==> trial 87 <==
## cache
module cache(
    clk,
    proc_reset,
    proc_read,
    proc_write,
    proc_addr,
    proc_wdata,
    proc_stall,
    proc_rdata,
    mem_read,
    mem_write,
    mem_addr,
    mem_rdata,
    mem_wdata,
    mem_ready
);
clock: 4.85 ns
lec_check: 0
cap_margin: 5
cell_pad_in_sites_detail_placement: 0
cell_pad_in_sites_global_placement: 0
core_aspect_ratio: 0.86
core_margin: 2
core_utilization: 72
cts_cluster_diameter: 27
cts_cluster_size: 40
gpl_routability_driven: 1
place_density_lb_addon: 0.01
setup_slack_margin: 1.44
slew_margin: 20
tns_end_percent: 55
run.sh (not shown) runs the stock make flow with config.mk's settings and CLKGATE_MAP_FILE=.
==> trial 19: changes against trial 87 <==
Settings changed: CAP_MARGIN 5 to 20, CELL_PAD_IN_SITES_DETAIL_PLACEMENT 0 to unset, CELL_PAD_IN_SITES_GLOBAL_PLACEMENT 0 to unset, CORE_ASPECT_RATIO 0.86 to unset, CORE_UTILIZATION 72 to 52, CTS_CLUSTER_DIAMETER 27 to unset, CTS_CLUSTER_SIZE 40 to unset, GPL_ROUTABILITY_DRIVEN 1 to unset, PLACE_DENSITY set to 0.5, PLACE_DENSITY_LB_ADDON 0.01 to unset, SETUP_SLACK_MARGIN 1.44 to unset, TNS_END_PERCENT 55 to unset.
==> flow/constraint.sdc (replaced) <==
create_clock -name core_clock -period 6.22 [get_ports {clk}]
set_input_delay 1.2440 -clock core_clock [delete_from_list [all_inputs] [get_ports {clk}]]
set_output_delay 1.2440 -clock core_clock [all_outputs]
set_load 0.01 [all_outputs]
==> trial 86: changes against trial 87 <==
Settings changed: CAP_MARGIN 5 to 20, CELL_PAD_IN_SITES_DETAIL_PLACEMENT 0 to unset, CELL_PAD_IN_SITES_GLOBAL_PLACEMENT 0 to unset, CORE_ASPECT_RATIO 0.86 to unset, CORE_UTILIZATION 72 to 30, CTS_CLUSTER_DIAMETER 27 to unset, CTS_CLUSTER_SIZE 40 to unset, GPL_ROUTABILITY_DRIVEN 1 to unset, PLACE_DENSITY set to 0.5, PLACE_DENSITY_LB_ADDON 0.01 to unset, SETUP_SLACK_MARGIN 1.44 to unset, TNS_END_PERCENT 55 to unset.
==> flow/constraint.sdc (replaced) <==
create_clock -name core_clock -period 8.52 [get_ports {clk}]
set_input_delay 1.7040 -clock core_clock [delete_from_list [all_inputs] [get_ports {clk}]]
set_output_delay 1.7040 -clock core_clock [all_outputs]
set_load 0.01 [all_outputs]
==> comparison table <==
                                                                 trial 87                 trial 86                 trial 19
Run status                                                 did not finish  complete, no violations  complete, no violations
Last stage reached                                         global routing                        -                        -
Top routing layer in use                                                -                     met5                     met5
Count of TritonRoute iterations in the first routing pass               -                        7                        6
Sequential group share of total power                                   -                    40.7%                    41.2%
Effective utilization at floorplan                                  72.9%                    30.1%                    52.4%
Clock Latency Late Sink                                                 -                   810 ps                   760 ps
Source of the worst hold timing path                                    -                 valid[7]                 valid[6]
Switch Pwr                                                              -                  8.31 mW                  11.1 mW
Logic depth of the worst register-to-register path                      -                        9                       15
Vias per Instance                                                       -                     5.43                     6.38
Total of fill cells in the finished design                              -                    19800                     9386
Crit path DAT                                                           -                  5920 ps                  4850 ps
Die span in y                                                 273 microns              454 microns              346 microns
Number of cell rows                                                    98                      165                      125
Final standard cell utilization of the core                             -                    36.0%                    62.3%
Critical Path Sink                                                      -           proc_rdata[23]            proc_rdata[9]
Max power group                                                         -         sequential cells         sequential cells
Area growth, synth to finish                                            -                    19.5%                    18.9%
Fraction of area in multi-input gates                                   -                    38.0%                    38.2%
Average wire per cell in the routed design                              -             30.2 microns             31.4 microns
Routed length on met3                                                   -                  13.0 mm                  20.3 mm


==> inputs of onyx <==
cache again, from the RTL that the note above started with.
==> flow/config.mk <==
export PLATFORM = sky130hd
export DESIGN_NAME = cache
export DESIGN_NICKNAME = cache
export VERILOG_FILES = /design/flow/design.v
export SDC_FILE = /design/flow/constraint.sdc
export NUM_CORES = 4
export LEC_CHECK = 0
export CAP_MARGIN = 15
export CORE_MARGIN = 2
export CORE_UTILIZATION = 72
export PLACE_DENSITY = 0.5
export SLEW_MARGIN = 20
==> flow/constraint.sdc <==
create_clock -name core_clock -period 7.12 [get_ports {clk}]
set_input_delay 1.4240 -clock core_clock [delete_from_list [all_inputs] [get_ports {clk}]]
set_output_delay 1.4240 -clock core_clock [all_outputs]
set_load 0.01 [all_outputs]
==> ember (differences from onyx) <==
CAP_MARGIN = 30   (was 15)
CELL_PAD_IN_SITES_DETAIL_PLACEMENT = 0   (was default)
CELL_PAD_IN_SITES_GLOBAL_PLACEMENT = 0   (was default)
CORE_UTILIZATION = 70   (was 72)
CTS_CLUSTER_DIAMETER = 360   (was default)
CTS_CLUSTER_SIZE = 16   (was default)
GPL_ROUTABILITY_DRIVEN = 1   (was default)
PLACE_DENSITY = 0.64   (was 0.5)
SETUP_SLACK_MARGIN = 0.72   (was default)
TNS_END_PERCENT = 55   (was default)
==> flow/constraint.sdc (replaced) <==
create_clock -name core_clock -period 4.83 [get_ports {clk}]
set_input_delay 0.9660 -clock core_clock [delete_from_list [all_inputs] [get_ports {clk}]]
set_output_delay 0.9660 -clock core_clock [all_outputs]
set_load 0.01 [all_outputs]
==> sierra (differences from onyx) <==
CAP_MARGIN = 20   (was 15)
CORE_UTILIZATION = 58   (was 72)
PLACE_DENSITY = default   (was 0.5)
==> flow/constraint.sdc (replaced) <==
create_clock -name core_clock -period 6.85 [get_ports {clk}]
set_input_delay 1.3700 -clock core_clock [delete_from_list [all_inputs] [get_ports {clk}]]
set_output_delay 1.3700 -clock core_clock [all_outputs]
set_load 0.01 [all_outputs]
==> results <==
- onyx finished clean. ember finished but fails on setup timing. sierra went through all stages and came out clean.
- Final cell count: ember > sierra > onyx.
- Against sierra, the register-to-register slack of onyx is higher by 0.21 ns.
- Between sierra and ember, the lower global-route usage is in sierra (gap 14 points).
- Die area: sierra > ember > onyx.
- In synthesized cell count, onyx and sierra do not differ.
- The lowest sequential share of layout area belongs to ember, the highest to onyx.
- Between sierra and onyx, the lower power is in onyx (gap about 4.3%, measured against onyx).
==> figures <==
Result of the run: sierra complete, no violations; ember finished with violations; onyx complete, no violations
Violated checks: sierra -; ember setup timing; onyx -
Slew at the pin with the worst max-slew slack: sierra 1.27 ns; ember 1.09 ns; onyx 1.25 ns
Fraction of power spent switching nets: sierra 33.7%; ember 37.4%; onyx 34.4%
Half-perimeter wire length after detailed placement: sierra 138 mm; ember 151 mm; onyx 132 mm
Max IR drop VDD: sierra 288 µV; ember 375 µV; onyx 293 µV
Power in the clock group: sierra 7.52 mW; ember 7.05 mW; onyx 7.04 mW
Leakage Power: sierra 31.1 nW; ember 35.5 nW; onyx 30.9 nW
Sw Pwr: sierra 10.0 mW; ember 16.0 mW; onyx 9.84 mW
Horizontal extent of the die: sierra 328 µm; ember 299 µm; onyx 295 µm
Ratio of routed vias to standard cells: sierra 6.67; ember 7.44; onyx 7.26
# setup viols final: sierra 0; ember 21; onyx 0
Number of gates resized after CTS: sierra 0; ember 634; onyx 0
Count of H-tree levels built during CTS: sierra 4; ember 3; onyx 4
Internal cell power: sierra 19.8 mW; ember 26.8 mW; onyx 18.7 mW
Worst stage delay on the critical path: sierra 0.60 ns; ember 0.37 ns; onyx 0.88 ns


==> v21 <==
Starting RTL as in the previous note.
Settings: LEC_CHECK=0, CAP_MARGIN=30, CELL_PAD_IN_SITES_DETAIL_PLACEMENT=0, CORE_MARGIN=3, CORE_UTILIZATION=27, CTS_CLUSTER_DIAMETER=384, GPL_ROUTABILITY_DRIVEN=0, MAX_ROUTING_LAYER=met4, PLACE_DENSITY=0.79, SETUP_SLACK_MARGIN=0.36, SLEW_MARGIN=20; clock period 4.89 ns.
==> v4 (differences from v21) <==
- CAP_MARGIN: 30 -> 15
- CELL_PAD_IN_SITES_DETAIL_PLACEMENT: 0 -> not set
- CORE_MARGIN: 3 -> 2
- CORE_UTILIZATION: 27 -> 72
- CTS_CLUSTER_DIAMETER: 384 -> not set
- CTS_CLUSTER_SIZE: not set -> 10
- GPL_ROUTABILITY_DRIVEN: 0 -> not set
- HOLD_SLACK_MARGIN: not set -> 0.29
- MAX_ROUTING_LAYER: met4 -> not set
- PLACE_DENSITY: 0.79 -> 0.39
- SETUP_SLACK_MARGIN: 0.36 -> 1.17
- TNS_END_PERCENT: not set -> 5
==> flow/constraint.sdc (replaced) <==
create_clock -name core_clock -period 5.79 [get_ports {clk}]
set_input_delay 1.1580 -clock core_clock [delete_from_list [all_inputs] [get_ports {clk}]]
set_output_delay 1.1580 -clock core_clock [all_outputs]
set_load 0.01 [all_outputs]
==> summary.txt <==
Notes on the flow outputs.

- In this run, power in the clock network comes to 0.0107 W.
- The worst path setup slack after routing reads -0.0376 ns.
- The setup clock skew after layout reads 0.0662 ns.
- The final tally of setup violations reads 1.
- The run finished, with violations left.
- The total placed instance area reads 72,900 um2.
- The clock tree buffer count of the final layout reads 189.
- The final cell count without fillers is 9,020.
- The logic depth of the worst setup path including buffers is 15.
- The capture instance of the worst register-to-register path reads block_6[71].
- The switching component of the power is 0.0156 W.
- The report lists the violated layout checks as setup timing.
- The sequential share of power is 39.7%.
- The endpoint of the worst hold path is reported as valid[6].
the above is filed under v21

==> summary.txt <==
Notes on the flow outputs.

- The script extracted a net switching power of 0.0127 W.
- The setup clock skew after layout reads 0.0209 ns.
- The logic depth of the worst setup path including buffers is 13.
- The run finished with no timing, DRC or antenna violations.
- The capture instance of the worst register-to-register path reads block_6[27].
- The final tally of setup violations is 0.
- The hold path endpoint is block_4[127].
- The finished layout holds 6,731 standard cells, fillers aside.
- The all-layer global routing usage is 52.0%.
- Detailed placement reports a standard cell area of 67,900 um2.
- The depth of the most critical reg-to-reg path is 11.
- In the final layout, the multi-input gates occupy 28,100 um2.
- The worst path setup slack after routing reads 0.542 ns.
- Clock buffers in the final layout number 160.
- The sequential share of power reads 41.6%.
- The clock network power consumption is 0.00818 W.
the above is filed under v4

Power is estimated from default activity; no workload was simulated.
